// axis_matmul2x2
module axis_matmul2x2(
    input                       clk             ,
    input                       rst             ,
    input                       s_axis_tvalid   ,
    input     [31 : 0]          s_axis_tdata    ,
    input                       s_axis_tlast    ,
    output                      s_axis_tready   ,
    output                      m_axis_tvalid   ,
    output    [31 : 0]          m_axis_tdata    ,
    output                      m_axis_tlast    ,
    input                       m_axis_tready   
);
clock: 4.11 ns
lec_check: 0
cap_margin: 20
core_margin: 2
core_utilization: 61
cts_cluster_size: 40
setup_slack_margin: 0.48
slew_margin: 20
run.sh (not shown) runs the stock make flow with config.mk's settings and CLKGATE_MAP_FILE=.
The baseline produced a layout that fails on negative setup slack.
==> next run, changes <==
Settings changed: CORE_UTILIZATION 61 to 72, CTS_CLUSTER_SIZE 40 to default, SETUP_SLACK_MARGIN 0.48 to default.
Clock period 4.11 ns to 9.59 ns, I/O delays scaled along.
=>
- Now the flow completed with no timing, DRC or antenna violations
- worst setup slack is better by 4500 ps
- cell area is lower by 3.5%
- synthesized cell count does not change
- synthesized area stays the same
- core utilization rose by 11 points
- hold slack gets worse by 6.3 ps
- die size fell by 15%
- sequential cell count is unchanged
==> next run, changes <==
Settings changed: CORE_UTILIZATION 72 to 41.
Clock period 9.59 ns to 7.16 ns, I/O delays scaled along.
Outcome:
- The changed run passed the timing, design-rule and antenna checks
- flip-flop count is unchanged
- sequential power climbs by 33%
- clock-buffer cell count climbs by 13
- clock power climbs by 23%
- wire length drops by 4.7%
- power climbs by 29%
- global-route usage drops by 12 points
- cell count climbs by 11%
- cell area climbs by 1.4%
- die area climbs by 73%
==> next run, changes <==
Settings changed: CORE_UTILIZATION 41 to 64, SETUP_SLACK_MARGIN from default to 1.48.
Clock period 7.16 ns to 5.51 ns, I/O delays scaled along.
Outcome:
- The new run completed, yet does not pass: negative setup slack
- setup slack gets worse by 1100 ps
- non-clock buffer count goes up by 8
- global-route usage goes up by 8.0 points
- cell area goes up by 1.1%
- routed wire length goes up by 0.39%
- via count goes up by about 2%


## red
axis_matmul2x2 again, from the RTL that the note above started with.
==> flow/config.mk <==
export PLATFORM = sky130hd
export DESIGN_NAME = axis_matmul2x2
export DESIGN_NICKNAME = axis_matmul2x2
export VERILOG_FILES = /design/flow/design.v
export SDC_FILE = /design/flow/constraint.sdc
export NUM_CORES = 4
export LEC_CHECK = 0
export ABC_AREA = 1
export CAP_MARGIN = 20
export CORE_MARGIN = 2
export CORE_UTILIZATION = 72
export CTS_CLUSTER_DIAMETER = 384
export CTS_CLUSTER_SIZE = 15
export HOLD_SLACK_MARGIN = 0.29
export PLACE_DENSITY_LB_ADDON = 0.14
export SETUP_SLACK_MARGIN = 0.81
export SLEW_MARGIN = 20
==> flow/constraint.sdc <==
create_clock -name core_clock -period 3.98 [get_ports {clk}]
set_input_delay 0.7960 -clock core_clock [delete_from_list [all_inputs] [get_ports {clk}]]
set_output_delay 0.7960 -clock core_clock [all_outputs]
set_load 0.01 [all_outputs]
red: complete, dirty (negative setup slack)
#### Input delta (blue over red)
Settings: CTS_CLUSTER_SIZE removed (was 15); PLACE_DENSITY_LB_ADDON removed (was 0.14); CTS_CLUSTER_DIAMETER removed (was 384); SETUP_SLACK_MARGIN removed (was 0.81); HOLD_SLACK_MARGIN removed (was 0.29); CORE_UTILIZATION changed from 72 to 65; ABC_AREA removed (was 1).
Findings:
- In the flow results for blue and red, the routed via count divided by cell count is larger on red.
- Although blue finished all stages, its layout failed final checks on negative setup slack.
- Combinational fraction of design power came out higher on blue than on red.
- In blue, the yosys-reported design area after synthesis came out 2.4% above the value in red.
### blue -> green
Settings: SETUP_SLACK_MARGIN now 1.08, previously not set; HOLD_SLACK_MARGIN now 0.29, previously not set; ABC_AREA now 1, previously not set; CORE_UTILIZATION now 72, was 65; PLACE_DENSITY_LB_ADDON now 0.14, previously not set; CTS_CLUSTER_SIZE now 49, previously not set.
- Delta (green minus blue): setup total negative slack decreased by 0.45 ns relative to the old numbers; proportion of cell area occupied by multi-input gates -3.5 points.
- Cmp green vs blue: power lower in green
- Layout-stage area growth over the synthesis result: lower on blue
- The layout from blue, despite a flow that completed every stage, fails the layout checks, with the failing checks listed as negative setup slack.
- green: all stages done; final checks FAILED (negative setup slack).
- green against blue: global-route wire length before repair now larger; relative contribution of the clock network to total power now larger; met1 wire length now larger.
- XOR/XNOR share of the synthesized area down 2.2 points in green wrt blue
- green — slew at the pin closest to its max-slew limit 0.10 ns lower, blue as reference
- Relative to blue, number of post-CTS setup repair buffers increased by 2 in green.
- HPWL reported at the end of detailed placement up 5.4% in green wrt blue
Modified inputs, orange compared to green
Settings: setting PLACE_DENSITY to 0.73 for the first time; changing SETUP_SLACK_MARGIN from 1.08 to 0.22; removing PLACE_DENSITY_LB_ADDON (formerly 0.14); changing CTS_CLUSTER_SIZE from 49 to 15.
### Flow results
- Of orange and green, not a single run came through the flow clean.
- | green | all stages done | FAIL | negative setup slack |
- Going from green to orange, required time at the worst-slack endpoint shows a reduction of 0.02 ns, non-clock buffer count shows a reduction of about 4.5%, via count shows a reduction of 3.4%, setup slack at placement shows an increase of 0.057 ns, count of multi-input gates shows no meaningful change.
- Cell-internal power in orange vs green: up 2.0%
- green has a higher combinational share of power than orange.
- Diff green -> orange: final instance area fell by 1.2%, power density over the cells increased by 2.7% relative to the old numbers, number of diodes added for antenna fixing went down.
Input-level comparison between purple and orange:
Settings: HOLD_SLACK_MARGIN removed (was 0.29); SETUP_SLACK_MARGIN changed from 0.22 to -0.33; the clock period (ns, I/O delays scaled along) changed from 3.98 to 4.55.
[summary]
Area of all placed cells without fillers down 0.66% in purple wrt orange. Total power (orange / purple): 1.14. Delta(sequential power, purple - orange) < 0. [flow] purple | stages: complete | final checks: fail | reason: negative setup slack.
Power and IR drop assume default switching activity.
